Setup of alpha:
// FpCustomAddSub
module FpCustomAddSub 
# (
	parameter	ManWidth	=	16,
	parameter	ExpWidth	=	6
)
(Rst_i,Clk_i,A_i,B_i,AddSub_i,Nd_i,Result_o,ResultValid_o);
Size in the first run: roughly 1,000 cells after synthesis, about 74 I/O pins, ~7700 um2 of cells after synthesis.
clock: 2.65 ns
lec_check: 0
abc_area: 1
cap_margin: 20
cell_pad_in_sites_detail_placement: 1
cell_pad_in_sites_global_placement: 1
core_margin: 4
core_utilization: 15
cts_cluster_diameter: 92
cts_cluster_size: 84
gpl_routability_driven: 0
max_routing_layer: met5
min_routing_layer: met1
place_density_lb_addon: 0.03
slew_margin: 0
tns_end_percent: 65
run.sh (not shown) runs the stock make flow with config.mk's settings and CLKGATE_MAP_FILE=.
For beta, these inputs were changed with respect to alpha:
- SLEW_MARGIN now 20, was 0
- CORE_MARGIN now 2, was 4
- CTS_CLUSTER_SIZE no longer set, was 84
- CTS_CLUSTER_DIAMETER no longer set, was 92
- ABC_AREA no longer set, was 1
- CELL_PAD_IN_SITES_GLOBAL_PLACEMENT no longer set, was 1
- PLACE_DENSITY_LB_ADDON no longer set, was 0.03
- MAX_ROUTING_LAYER no longer set, was met5
- CORE_UTILIZATION now 40, was 15
- CELL_PAD_IN_SITES_DETAIL_PLACEMENT no longer set, was 1
- TNS_END_PERCENT no longer set, was 65
- GPL_ROUTABILITY_DRIVEN no longer set, was 0
- MIN_ROUTING_LAYER no longer set, was met1
- the clock period (ns, I/O delays scaled along) now 4.5, was 2.65
--- outcome ---
beta against alpha: clock network fraction of total power climbed 3.0 points, cell total after placement dropped 807, count of clock-buffer cells in the layout barely changed, cell area power density dropped 41%.
The final reports for beta and alpha show largest fanout on the critical path higher in the former.
Looking at cell type of the slowest stage on the worst timing path, the sky130_fd_sc_hd__dfxtp_2 result is from alpha; the sky130_fd_sc_hd__nor3_1 one comes from beta.
Taking alpha as the reference point, the global-route usage of beta rises by 5.2 points.
Area after detailed placement (beta / alpha): 0.841
simple AND/OR/NAND/NOR gates as the prevailing logic family in the synthesized netlist was reported by alpha, and AND-OR/OR-AND gates by beta.
Looking at total design power, beta sits 52% below alpha.
In the flow results for alpha and beta, the pin count of the biggest net entering global routing is larger on beta.
beta reports a lower count of plain and timing-repair buffers than alpha does.

---

FpCustomAddSub again, from the RTL that the note above started with.
Settings: LEC_CHECK=0, ABC_AREA=1, CAP_MARGIN=20, CELL_PAD_IN_SITES_DETAIL_PLACEMENT=0, CELL_PAD_IN_SITES_GLOBAL_PLACEMENT=1, CORE_ASPECT_RATIO=0.5, CORE_MARGIN=10, CORE_UTILIZATION=50, CTS_CLUSTER_DIAMETER=379, CTS_CLUSTER_SIZE=84, MAX_ROUTING_LAYER=met5, PLACE_DENSITY=0.36, SETUP_SLACK_MARGIN=-0.23, SLEW_MARGIN=30, TNS_END_PERCENT=15; clock period 2.65 ns.
The starting point finished with negative setup slack left.
Edit:
--- a/flow/config.mk
+++ b/flow/config.mk
@@ -8 +8 @@
-export ABC_AREA = 1
+export ABC_AREA = 0
@@ -12,4 +12,3 @@
-export CORE_ASPECT_RATIO = 0.5
-export CORE_MARGIN = 10
-export CORE_UTILIZATION = 50
-export CTS_CLUSTER_DIAMETER = 379
+export CORE_MARGIN = 2
+export CORE_UTILIZATION = 72
+export CTS_CLUSTER_DIAMETER = 92
@@ -18,4 +17,4 @@
-export PLACE_DENSITY = 0.36
-export SETUP_SLACK_MARGIN = -0.23
-export SLEW_MARGIN = 30
-export TNS_END_PERCENT = 15
+export PLACE_DENSITY_LB_ADDON = 0.0
+export SETUP_SLACK_MARGIN = 0.47
+export SLEW_MARGIN = 0
+export TNS_END_PERCENT = 85
==> flow/constraint.sdc (replaced) <==
create_clock -name core_clock -period 1.62 [get_ports {Clk_i}]
set_input_delay 0.3240 -clock core_clock [delete_from_list [all_inputs] [get_ports {Clk_i}]]
set_output_delay 0.3240 -clock core_clock [all_outputs]
set_load 0.01 [all_outputs]
The changed run did not get past 3_1_place_gp_skip_io.
Area after synthesis barely changes.
Die area went down by about 45%.
Synthesized cell count fell by 22%.
Edit:
--- a/flow/config.mk
+++ b/flow/config.mk
@@ -8,2 +8,2 @@
-export ABC_AREA = 0
-export CAP_MARGIN = 20
+export ABC_AREA = 1
+export CAP_MARGIN = 0
@@ -11 +11 @@
-export CELL_PAD_IN_SITES_GLOBAL_PLACEMENT = 1
+export CELL_PAD_IN_SITES_GLOBAL_PLACEMENT = 0
@@ -15 +15 @@
-export CTS_CLUSTER_SIZE = 84
+export CTS_CLUSTER_SIZE = 32
@@ -17,3 +17,2 @@
-export PLACE_DENSITY_LB_ADDON = 0.0
-export SETUP_SLACK_MARGIN = 0.47
-export SLEW_MARGIN = 0
+export PLACE_DENSITY = 0.62
+export SLEW_MARGIN = 5
==> flow/constraint.sdc (replaced) <==
create_clock -name core_clock -period 2.86 [get_ports {Clk_i}]
set_input_delay 0.5720 -clock core_clock [delete_from_list [all_inputs] [get_ports {Clk_i}]]
set_output_delay 0.5720 -clock core_clock [all_outputs]
set_load 0.01 [all_outputs]
The new run produced a layout that fails on negative setup slack.
Die size is about the same.
Area after synthesis is about the same.
Synthesized cell count came out higher by a quarter to a third.
Edit:
==> flow/config.mk (replaced) <==
export PLATFORM = sky130hd
export DESIGN_NAME = FpCustomAddSub
export DESIGN_NICKNAME = FpCustomAddSub
export VERILOG_FILES = /design/flow/design.v
export SDC_FILE = /design/flow/constraint.sdc
export NUM_CORES = 4
export LEC_CHECK = 0
export CAP_MARGIN = 20
export CORE_MARGIN = 2
export CORE_UTILIZATION = 66
export SLEW_MARGIN = 20
==> flow/constraint.sdc (replaced) <==
create_clock -name core_clock -period 3.66 [get_ports {Clk_i}]
set_input_delay 0.7320 -clock core_clock [delete_from_list [all_inputs] [get_ports {Clk_i}]]
set_output_delay 0.7320 -clock core_clock [all_outputs]
set_load 0.01 [all_outputs]
The changed run finished with negative setup slack left.
Power drops by a quarter to a third.
Synthesized cell count drops by about a fifth.
Cell count drops by about a fifth.
Routed wire length drops by a quarter to a third.
Worst setup slack improves by 0.97 ns.
Combinational power drops by well over a third.
Design area drops by a few percent.
Synthesized area hardly moves.
Non-clock buffer count drops by 15.
Count of clock-buffer cells in the layout drops by 2.
Edit:
--- a/flow/config.mk
+++ b/flow/config.mk
@@ -10 +10 @@
-export CORE_UTILIZATION = 66
+export CORE_UTILIZATION = 40
==> flow/constraint.sdc (replaced) <==
create_clock -name core_clock -period 3.87 [get_ports {Clk_i}]
set_input_delay 0.7740 -clock core_clock [delete_from_list [all_inputs] [get_ports {Clk_i}]]
set_output_delay 0.7740 -clock core_clock [all_outputs]
set_load 0.01 [all_outputs]
Now the flow finished clean.
Wire length fell by 21%.
Via count fell by 11%.
Combinational power fell by 16%.
Final cell count rose by 7.8%.
Edit:
--- a/flow/config.mk
+++ b/flow/config.mk
@@ -10 +10,2 @@
-export CORE_UTILIZATION = 40
+export CORE_UTILIZATION = 66
+export SETUP_SLACK_MARGIN = 0.61
==> flow/constraint.sdc (replaced) <==
create_clock -name core_clock -period 2.35 [get_ports {Clk_i}]
set_input_delay 0.4700 -clock core_clock [delete_from_list [all_inputs] [get_ports {Clk_i}]]
set_output_delay 0.4700 -clock core_clock [all_outputs]
set_load 0.01 [all_outputs]
=> The new run stopped in 4_1_cts; die area decreases by about 40%; synthesized area does not change; synthesized cell count stays the same.

---

FpCustomAddSub again, from the RTL that the note above started with.
## FpCustomAddSub
module FpCustomAddSub 
# (
	parameter	ManWidth	=	16,
	parameter	ExpWidth	=	6
)
(Rst_i,Clk_i,A_i,B_i,AddSub_i,Nd_i,Result_o,ResultValid_o);
Settings: LEC_CHECK=0, ABC_AREA=0, CAP_MARGIN=0, CELL_PAD_IN_SITES_DETAIL_PLACEMENT=2, CORE_MARGIN=6, CORE_UTILIZATION=40, CTS_CLUSTER_SIZE=96, GPL_ROUTABILITY_DRIVEN=0, GPL_TIMING_DRIVEN=0, MAX_ROUTING_LAYER=met5, PLACE_DENSITY_LB_ADDON=0.08, SLEW_MARGIN=30; clock period 6.56 ns.
The baseline passed the timing, design-rule and antenna checks.
Then changed:
- ABC_AREA: 0 -> default
- CAP_MARGIN: 0 -> 20
- CELL_PAD_IN_SITES_DETAIL_PLACEMENT: 2 -> default
- CORE_MARGIN: 6 -> 2
- CORE_UTILIZATION: 40 -> 32
- CTS_CLUSTER_SIZE: 96 -> default
- GPL_ROUTABILITY_DRIVEN: 0 -> default
- GPL_TIMING_DRIVEN: 0 -> default
- MAX_ROUTING_LAYER: met5 -> default
- PLACE_DENSITY_LB_ADDON: 0.08 -> default
- SLEW_MARGIN: 30 -> 20
- clock period: 6.56 -> 3.87 ns (I/O delays scaled with it)
Setup slack loses 0.93 ns.
Total power goes up by 55%.
Worst hold slack stays flat.
Combinational power goes up by 45%.
Global-route usage goes down by 12 points.
Final cell count goes up by 7.3%.
Then changed:
- CORE_UTILIZATION: 32 -> 65
- clock period: 3.87 -> 4.66 ns (I/O delays scaled with it)
- synthesized cell count stays the same
- clock power drops by about 10%
- utilization climbs by 39 points
Then changed:
- ABC_AREA: default -> 1
- CORE_ASPECT_RATIO: default -> 1.15
- SETUP_SLACK_MARGIN: default -> 1.01
Non-clock buffer count drops by 7.
Power falls by 3.0%.
Hold slack is about the same.
Clock power came out lower by about 4%.
Final cell count goes up by 23%.
Worst setup slack gains 0.63 ns.
Then changed:
- ABC_AREA: 1 -> default
- CORE_ASPECT_RATIO: 1.15 -> default
- CORE_UTILIZATION: 65 -> 57
- SETUP_SLACK_MARGIN: 1.01 -> -0.18
- clock period: 4.66 -> 2.19 ns (I/O delays scaled with it)
=>
- Now the flow finished but fails on setup timing
- critical path depth came out higher by 3
- design area is higher by a quarter to a third
- utilization grows by 6.1 points
- sequential share of layout area goes down by 7.2 points

---

Setup of build 6:
Starting RTL as in the previous note.
## FpCustomAddSub
module FpCustomAddSub 
# (
	parameter	ManWidth	=	16,
	parameter	ExpWidth	=	6
)
(Rst_i,Clk_i,A_i,B_i,AddSub_i,Nd_i,Result_o,ResultValid_o);	
	function integer Log2;
	input integer value;
		begin
			Log2 = 0;
			while (value > 1) begin
				value   = value >> 1;
				Log2    = Log2 + 1;
			end
		end
	endfunction
	localparam	InOutWidth	=	1+ExpWidth+ManWidth;
	localparam	ExtManWidth	=	ManWidth+1;
	localparam	Stages	=	Log2(InOutWidth);
	input	Rst_i;
	input	Clk_i;
	input	[InOutWidth-1:0]	A_i;
	input	[InOutWidth-1:0]	B_i;
	input	AddSub_i;
	input	Nd_i;
	output	[InOutWidth-1:0]	Result_o;
	output	ResultValid_o;
	wire	signB	=	B_i[InOutWidth-1]^AddSub_i;
	wire	[InOutWidth-2:0]	absA	=	A_i[InOutWidth-2:0];
	wire	[InOutWidth-2:0]	absB	=	B_i[InOutWidth-2:0];
	reg		[InOutWidth-1:0]	muxA;
	reg		[InOutWidth-1:0]	muxB;
	reg	impliedA;
	reg	impliedB;
	reg	[InOutWidth-1:0]	muxAReg;
	reg	[InOutWidth-1:0]	muxBReg;
	reg	[ExpWidth-1:0]		expDiff;
	reg	addSubOrepation;
	wire	[ManWidth:0]	manA	=	{impliedA,	muxAReg[ManWidth-1:0]};
	wire	[ManWidth:0]	manB	=	{impliedB,	muxBReg[ManWidth-1:0]};
	reg	[ManWidth:0]	manANorm;
	reg	[ManWidth:0]	manBNorm;
	reg	addSubOrepationReg;
	reg	[ExtManWidth:0]	manSum;
	wire	[Stages-1:0]	distance;
	wire	[ExtManWidth+1:0]	dataArray	[0:Stages];
	wire	[Stages+1:0]	distanceR	=	{2'b00,distanceR1};
	reg		[ExtManWidth-1:0]	manSumReg;
	wire	[ExtManWidth-1:0]	normCMan	=	manSumReg	<<	distanceR1[Stages-1:0];	 
	reg	[ManWidth-1:0]	manC;
	reg	[ExpWidth-1:0]	expAPipe	[0:4];
	reg	[ExpWidth-1:0]	expC;
	reg	[4:0]	signC;
	reg	[8:0]	valid;
	assign  dataArray [0]	=	manSum;		
	assign	Result_o	=	{signC[4],expC,manC};
	assign	ResultValid_o	=	valid[4];
	always	@(*)	begin
		if	(absA<absB)	begin
			muxA	<=	{signB,absB};
			muxB	<=	{A_i[InOutWidth-1],absA};
		end	else	begin
			muxA	<=	{A_i[InOutWidth-1],absA};
			muxB	<=	{signB,absB};
		end 
	end
	always	@(posedge	Clk_i)	begin
		if	(muxA	[InOutWidth-2 -:ExpWidth]	==	8'h00)	begin	 
			impliedA	<=	1'b0;	 
		end	else	begin
			impliedA	<=	1'b1;	 
		end
		if	(muxB	[InOutWidth-2 -:ExpWidth]	==	8'h00)	begin	 
			impliedB	<=	1'b0;
		end	else	begin
			impliedB	<=	1'b1;
		end
		muxAReg	<=	muxA;
		muxBReg	<=	muxB;
		expDiff	<=	muxA[InOutWidth-2 -:ExpWidth]	-	muxB[InOutWidth-2 -:ExpWidth];	 
		addSubOrepation	<=	muxA[InOutWidth-1]	^	muxB[InOutWidth-1];	 
	end
  ...
==> flow/config.mk <==
export PLATFORM = sky130hd
export DESIGN_NAME = FpCustomAddSub
export DESIGN_NICKNAME = FpCustomAddSub
export VERILOG_FILES = /design/flow/design.v
export SDC_FILE = /design/flow/constraint.sdc
export NUM_CORES = 4
export LEC_CHECK = 0
export CAP_MARGIN = 20
export CORE_MARGIN = 2
export CORE_UTILIZATION = 67
export CTS_CLUSTER_DIAMETER = 212
export CTS_CLUSTER_SIZE = 34
export SLEW_MARGIN = 20
==> flow/constraint.sdc <==
create_clock -name core_clock -period 2.35 [get_ports {Clk_i}]
set_input_delay 0.4700 -clock core_clock [delete_from_list [all_inputs] [get_ports {Clk_i}]]
set_output_delay 0.4700 -clock core_clock [all_outputs]
set_load 0.01 [all_outputs]
Build 6: it failed during clock tree synthesis (4_1_cts), and the tool reported DPL-0033.
Modified inputs, build 10 compared to build 6
-- flow/config.mk --
<<< build 6, line 10
export CORE_UTILIZATION = 67
>>> build 10, line 10
export CORE_UTILIZATION = 70
==> flow/constraint.sdc <==
create_clock -name core_clock -period 3.66 [get_ports {Clk_i}]
set_input_delay 0.7320 -clock core_clock [delete_from_list [all_inputs] [get_ports {Clk_i}]]
set_output_delay 0.7320 -clock core_clock [all_outputs]
set_load 0.01 [all_outputs]
### Flow results
Having completed the whole flow, build 10 delivered a layout that passed the timing, design-rule and antenna checks.
Comparing build 10 against build 6, there is no change at all in xor and xnor area share after synthesis.
From build 6 to build 10 the numbers moved as follows: core region area lost about 4.7%, number of cells produced by synthesis neither gained nor lost much.
The inputs of build 41 differ from those of build 10 as listed below.
-- flow/config.mk --
<<< build 10, line 10
export CORE_UTILIZATION = 70
export CTS_CLUSTER_DIAMETER = 212
export CTS_CLUSTER_SIZE = 34
>>> build 41, line 10
export CORE_UTILIZATION = 65
==> flow/constraint.sdc <==
create_clock -name core_clock -period 2.19 [get_ports {Clk_i}]
set_input_delay 0.4380 -clock core_clock [delete_from_list [all_inputs] [get_ports {Clk_i}]]
set_output_delay 0.4380 -clock core_clock [all_outputs]
set_load 0.01 [all_outputs]
[summary]
Build 41 is listed as incomplete: the tool reported an error in clock tree synthesis (4_1_cts) and the run ended there.
Build 10 completed; timing, DRC and antenna clean
I/O pin count: build 41 vs build 10 identical
Build 41 ends up with higher placed instance count than build 10 does.
In the floorplan summary, build 41 is listed with a die area greater than that of build 10.
Taking build 10 as the reference point, the post-DP HPWL of build 41 rises by about 16%.
Compared build 41 against build 10; synthesized cell count within noise.
Taking build 10 as the reference, in build 41 simple-gate share of the synthesized area was more or less identical, horizontal die size went up by 4.0 um, routability congestion estimate from global placement went down by 8.0%.
Modified inputs, build 51 compared to build 41
-- flow/config.mk --
<<< build 41, line 10
export CORE_UTILIZATION = 65
>>> build 51, line 10
export CORE_UTILIZATION = 66
export CTS_CLUSTER_DIAMETER = 100
==> flow/constraint.sdc <==
create_clock -name core_clock -period 2.35 [get_ports {Clk_i}]
set_input_delay 0.4700 -clock core_clock [delete_from_list [all_inputs] [get_ports {Clk_i}]]
set_output_delay 0.4700 -clock core_clock [all_outputs]
set_load 0.01 [all_outputs]
==> comparison <==
Seen in the log of build 41: DPL-0033 during clock tree synthesis (4_1_cts), after which the run never completed.
Build 51 did not run to completion, as it errored out during clock tree synthesis (4_1_cts).
Of the two candidates, build 41 has the worse core outline area and build 51 the better one.
Diff build 51..build 41 | synthesized-area fraction occupied by xor and xnor cells | unchanged
Diff build 41 -> build 51: chip width saw a decrease; placed wire-length estimate saw a decrease; post-synthesis share of cell area spent on full adders, half adders and majority gates was more or less identical.
For build 90, these inputs were changed with respect to build 51:
-- flow/config.mk --
<<< build 51, line 10
export CORE_UTILIZATION = 66
export CTS_CLUSTER_DIAMETER = 100
>>> build 90, line 10
export CORE_UTILIZATION = 57
export SETUP_SLACK_MARGIN = 0.6
==> flow/constraint.sdc <==
create_clock -name core_clock -period 2.19 [get_ports {Clk_i}]
set_input_delay 0.4380 -clock core_clock [delete_from_list [all_inputs] [get_ports {Clk_i}]]
set_output_delay 0.4380 -clock core_clock [all_outputs]
set_load 0.01 [all_outputs]
### Flow results
- In the summary table, build 90 is marked failed, with error DPL-0038 raised in global routing (5_1_grt).
- Comparing build 51 and build 90, the lower number of placed instances, taps included was measured on build 51.
- Changes observed in build 90 relative to build 51: pre-CTS setup slack lost 0.050 ns, synthesized area per cell barely changed, area after detailed placement moved up, area of the chip rose 0.0019 mm^2.
## Diff of input files: build 28 against build 90
-- flow/config.mk --
<<< build 90, line 10
export CORE_UTILIZATION = 57
export SETUP_SLACK_MARGIN = 0.6
>>> build 28, line 10
export CORE_UTILIZATION = 72
export PLACE_DENSITY = 0.92
export SETUP_SLACK_MARGIN = -0.16
==> flow/constraint.sdc <==
create_clock -name core_clock -period 3.3 [get_ports {Clk_i}]
set_input_delay 0.6600 -clock core_clock [delete_from_list [all_inputs] [get_ports {Clk_i}]]
set_output_delay 0.6600 -clock core_clock [all_outputs]
set_load 0.01 [all_outputs]
Results
In build 28 the placed cell count turned out 120 lower than in build 90. Build 28 vs build 90 — standard cell core area dropped by more than 10%. Build 90 and build 28 ended up with nearly the same number of buffers created by CTS. Build 28: width of the die is 11% lower than what build 90 reported. Tool error GRT-0232 stopped build 28 during global routing (5_1_grt); no final results. On HPWL after detailed placement, build 28 does better than build 90.
Power is estimated from default activity; no workload was simulated.
